Setup of JK:
==> flow/design.v (excerpt) <==
module div_unit
(
    input  logic        clk,
    input  logic        rst,
    input  logic        issue,           
    input  logic [2:0]  funct3,          
    input  logic [6:0]  opcode,
    input  logic [4:0]  rd,
    input  logic [5:0]  pd,
    input  logic [2:0]  rob_idx,
    input  logic [31:0] pc,
    input  logic [31:0] ps1_value,
    input  logic [31:0] ps2_value,
    output logic        ready,           
    input  logic        cdb_dequeue,     
    output logic        res_valid,
    output logic [4:0]  res_rd,
    output logic [5:0]  res_pd,
    output logic [2:0]  res_rob_idx,
    output logic [31:0] res_value,
    output logic [31:0] res_rs1_value,
    output logic [31:0] res_rs2_value,
    output logic [31:0] res_pc,
    output logic [31:0] res_pc_next,
    output logic [6:0]  res_opcode
);
rv32i_types::rs_to_div_t rs;
rv32i_types::cdb_entry_t res;
always_comb begin
    rs               = '0;
    rs.valid         = issue;
    rs.funct3        = funct3;
    rs.opcode        = opcode;
    rs.rd            = rd;
    rs.pd            = pd;
    rs.rob_entry_idx = rob_idx;
    rs.pc            = pc;
end
divider_exec div (
    .rs_to_div                  (rs),
    .ps1_value                  (ps1_value),
    .ps2_value                  (ps2_value),
    .clk                        (clk),
    .rst                        (rst),
    .cdb_arb_dequeue            (cdb_dequeue),
    .res_station_select_from_RS (issue),
    .div_queue_result           (res),
    .div_queue_is_full_to_CDB   (res_valid),
    .div_is_ready_to_RS         (ready)
);
assign res_rd        = res.rd;
assign res_pd        = res.pd;
assign res_rob_idx   = res.rob_entry_idx;
assign res_value     = res.value;
assign res_rs1_value = res.rs1_value;
assign res_rs2_value = res.rs2_value;
assign res_pc        = res.pc;
assign res_pc_next   = res.calculated_pc_next;
assign res_opcode    = res.opcode;
endmodule
Size in the first run: ~2,500 cells after synthesis, roughly 260 flip-flops, about 310 I/O pins, roughly 19,000 sq um of cells after synthesis.
clock: 3.93 ns
lec_check: 0
abc_area: 1
cap_margin: 25
cell_pad_in_sites_detail_placement: 2
core_margin: 2
core_utilization: 62
cts_cluster_diameter: 290
cts_cluster_size: 98
gpl_routability_driven: 0
gpl_timing_driven: 0
max_routing_layer: met4
min_routing_layer: met2
place_density: 0.8
slew_margin: 20
tns_end_percent: 55
run.sh (not shown) runs the stock make flow with config.mk's settings and CLKGATE_MAP_FILE=.
As the logs show, JK stopped at detailed placement after a tool error, so it never reached the end of the flow.
diff inputs: JK => MS
Settings: a change of CORE_UTILIZATION from 62 to 40; a deleted ABC_AREA that had been 1; a deleted MIN_ROUTING_LAYER that had been met2; a deleted MAX_ROUTING_LAYER that had been met4; a deleted GPL_ROUTABILITY_DRIVEN that had been 0; a deleted CTS_CLUSTER_DIAMETER that had been 290; a deleted GPL_TIMING_DRIVEN that had been 0; a deleted CELL_PAD_IN_SITES_DETAIL_PLACEMENT that had been 2; a change of CAP_MARGIN from 25 to 20; a deleted CTS_CLUSTER_SIZE that had been 98; a change of PLACE_DENSITY from 0.8 to 0.6; a deleted TNS_END_PERCENT that had been 55; a change of the clock period (ns, I/O delays scaled along) from 3.93 to 5.5.
Notes after the runs:
Looking at the reports, MS completed the entire flow and the layout it produced met the timing, design-rule and antenna checks. In the tables for MS and JK, initial core utilization reads lower with MS. Comparing MS and JK, the lower mux contribution to synthesized area is on JK. Width of the die ends up higher on MS. Compared with JK, in MS mean post-synth cell area saw an increase; number of library cell types mapped by synthesis saw an increase; area of the chip saw an increase; number of rows in the core area saw an increase. Changes observed in MS relative to JK: synthesized cell count moved down; cell area after synthesis moved down.
Inputs modified between MS and AL:
Settings: CAP_MARGIN changed from 20 to 35; MAX_ROUTING_LAYER newly set to met4; CTS_CLUSTER_DIAMETER newly set to 305; CELL_PAD_IN_SITES_GLOBAL_PLACEMENT newly set to 3; SLEW_MARGIN changed from 20 to 0.
Relative to MS, worst max-slew margin expressed relative to the limit increased by 6.3 points in AL.
Per the comparison of AL with MS, clock latency at the later pin of the worst-skew pair lower; setup skew after layout held steady; pre-CTS setup slack now smaller; placeable core area saw little to no change.
The following lists how TR was set up differently from AL:
Settings: MAX_ROUTING_LAYER: met4 -> unset; CTS_CLUSTER_SIZE: unset -> 37; CELL_PAD_IN_SITES_GLOBAL_PLACEMENT: 3 -> unset; HOLD_SLACK_MARGIN: unset -> 0.29; CTS_CLUSTER_DIAMETER: 305 -> unset; ABC_AREA: unset -> 1; CORE_UTILIZATION: 40 -> 70; SETUP_SLACK_MARGIN: unset -> 0.92; CAP_MARGIN: 35 -> 20; PLACE_DENSITY: 0.6 -> unset; SLEW_MARGIN: 0 -> 20; the clock period (ns, I/O delays scaled along): 5.5 -> 3.1.
Tool error GRT-0116 stopped TR during global routing; no final results. Height of the chip was lower in TR than in AL. Synthesized cell count: TR > AL. AL has higher sequential element share of the synthesized area than TR. Looking at number of setup buffers added after CTS, TR sits above AL. The synthesized-area fraction occupied by xor and xnor cells in TR was lower than what AL gave. Cmp AL and TR / post-synth design cell area / higher: TR. Synthesized chip area reported by yosys (TR / AL): 1.12. Higher total number of H-tree levels among AL and TR: AL. Between AL and TR, the flow reports chip area decreasing by more than a quarter. TR ended up with a lower number of standard-cell rows in the floorplan than AL did.
## Diff of input files: PW against TR
Settings: ABC_AREA no longer set, was 1; HOLD_SLACK_MARGIN no longer set, was 0.29; CTS_CLUSTER_SIZE no longer set, was 37; CORE_UTILIZATION now 21, was 70; SETUP_SLACK_MARGIN no longer set, was 0.92; PLACE_DENSITY now 0.6, previously not set; the clock period (ns, I/O delays scaled along) now 5.38, was 3.1.
--- outcome ---
Looking at the reports, PW completed the entire flow and the layout it produced met the timing, design-rule and antenna checks.
PW vs. TR: register area share after synthesis went up by 4.9 points.
Diff TR -> PW: total cell area reported by yosys after synthesis now sits lower; share of the core filled by cells before placement dropped 49 points; die size now larger; mean cell area of the mapped netlist climbed about 32%.


div_unit again, from the RTL that the note above started with.
Design div_unit, start of the top module:
module div_unit
(
    input  logic        clk,
    input  logic        rst,
    input  logic        issue,           
    input  logic [2:0]  funct3,          
    input  logic [6:0]  opcode,
    input  logic [4:0]  rd,
    input  logic [5:0]  pd,
    input  logic [2:0]  rob_idx,
    input  logic [31:0] pc,
    input  logic [31:0] ps1_value,
    input  logic [31:0] ps2_value,
    output logic        ready,           
    input  logic        cdb_dequeue,     
    output logic        res_valid,
    output logic [4:0]  res_rd,
    output logic [5:0]  res_pd,
    output logic [2:0]  res_rob_idx,
    output logic [31:0] res_value,
    output logic [31:0] res_rs1_value,
    output logic [31:0] res_rs2_value,
    output logic [31:0] res_pc,
    output logic [31:0] res_pc_next,
    output logic [6:0]  res_opcode
);
rv32i_types::rs_to_div_t rs;
rv32i_types::cdb_entry_t res;
always_comb begin
    rs               = '0;
    rs.valid         = issue;
    rs.funct3        = funct3;
    rs.opcode        = opcode;
    rs.rd            = rd;
    rs.pd            = pd;
    rs.rob_entry_idx = rob_idx;
    rs.pc            = pc;
end
divider_exec div (
    .rs_to_div                  (rs),
    .ps1_value                  (ps1_value),
    .ps2_value                  (ps2_value),
    .clk                        (clk),
    .rst                        (rst),
    .cdb_arb_dequeue            (cdb_dequeue),
    .res_station_select_from_RS (issue),
    .div_queue_result           (res),
    .div_queue_is_full_to_CDB   (res_valid),
    .div_is_ready_to_RS         (ready)
);
assign res_rd        = res.rd;
assign res_pd        = res.pd;
assign res_rob_idx   = res.rob_entry_idx;
assign res_value     = res.value;
assign res_rs1_value = res.rs1_value;
assign res_rs2_value = res.rs2_value;
assign res_pc        = res.pc;
assign res_pc_next   = res.calculated_pc_next;
assign res_opcode    = res.opcode;
endmodule
clock: 4.18 ns
lec_check: 0
cap_margin: 40
core_margin: 2
core_utilization: 70
cts_cluster_size: 37
gpl_timing_driven: 1
hold_slack_margin: -0.09
place_density: 0.8
setup_slack_margin: -0.35
slew_margin: 20
tns_end_percent: 55
The starting point completed, yet does not pass: setup timing.
==> next run, changes <==
- ABC_AREA: default -> 1
- CORE_UTILIZATION: 70 -> 63
- CTS_CLUSTER_SIZE: 37 -> 90
- HOLD_SLACK_MARGIN: -0.09 -> default
- SETUP_SLACK_MARGIN: -0.35 -> -0.02
- clock period: 4.18 -> 4.88 ns (I/O delays scaled with it)
The new run went through all stages and came out clean.
Global-route usage drops by 7.8 points.
Die size climbs by about 24%.
Flip-flop count stays the same.
Wire length drops by 0.66%.
Worst setup slack is better by 1.0 ns.
Core utilization drops by 14 points.
Design area climbs by 6.3%.
Clock-buffer cell count drops by 1.
==> next run, changes <==
- ABC_AREA: 1 -> default
- CAP_MARGIN: 40 -> 20
- CORE_UTILIZATION: 63 -> 67
- CTS_CLUSTER_SIZE: 90 -> 37
- GPL_TIMING_DRIVEN: 1 -> default
- HOLD_SLACK_MARGIN: default -> 0.29
- PLACE_DENSITY: 0.8 -> default
- SETUP_SLACK_MARGIN: -0.02 -> default
- TNS_END_PERCENT: 55 -> default
- clock period: 4.88 -> 3.72 ns (I/O delays scaled with it)
What happened: The changed run finished but failed the layout checks on setup timing; design area came out lower by about 2.8%; worst hold slack gets better by 0.030 ns; power came out higher by 34%; combinational power came out higher by 43%; wire length came out lower by about 5%; cell count came out lower by 24%; setup slack gets worse by 1.5 ns; core utilization came out higher by 11 points; area after synthesis came out lower by 11%; synthesized cell count came out lower by 32%.
Power figures rest on the tool's default switching activity, not on a simulated workload.
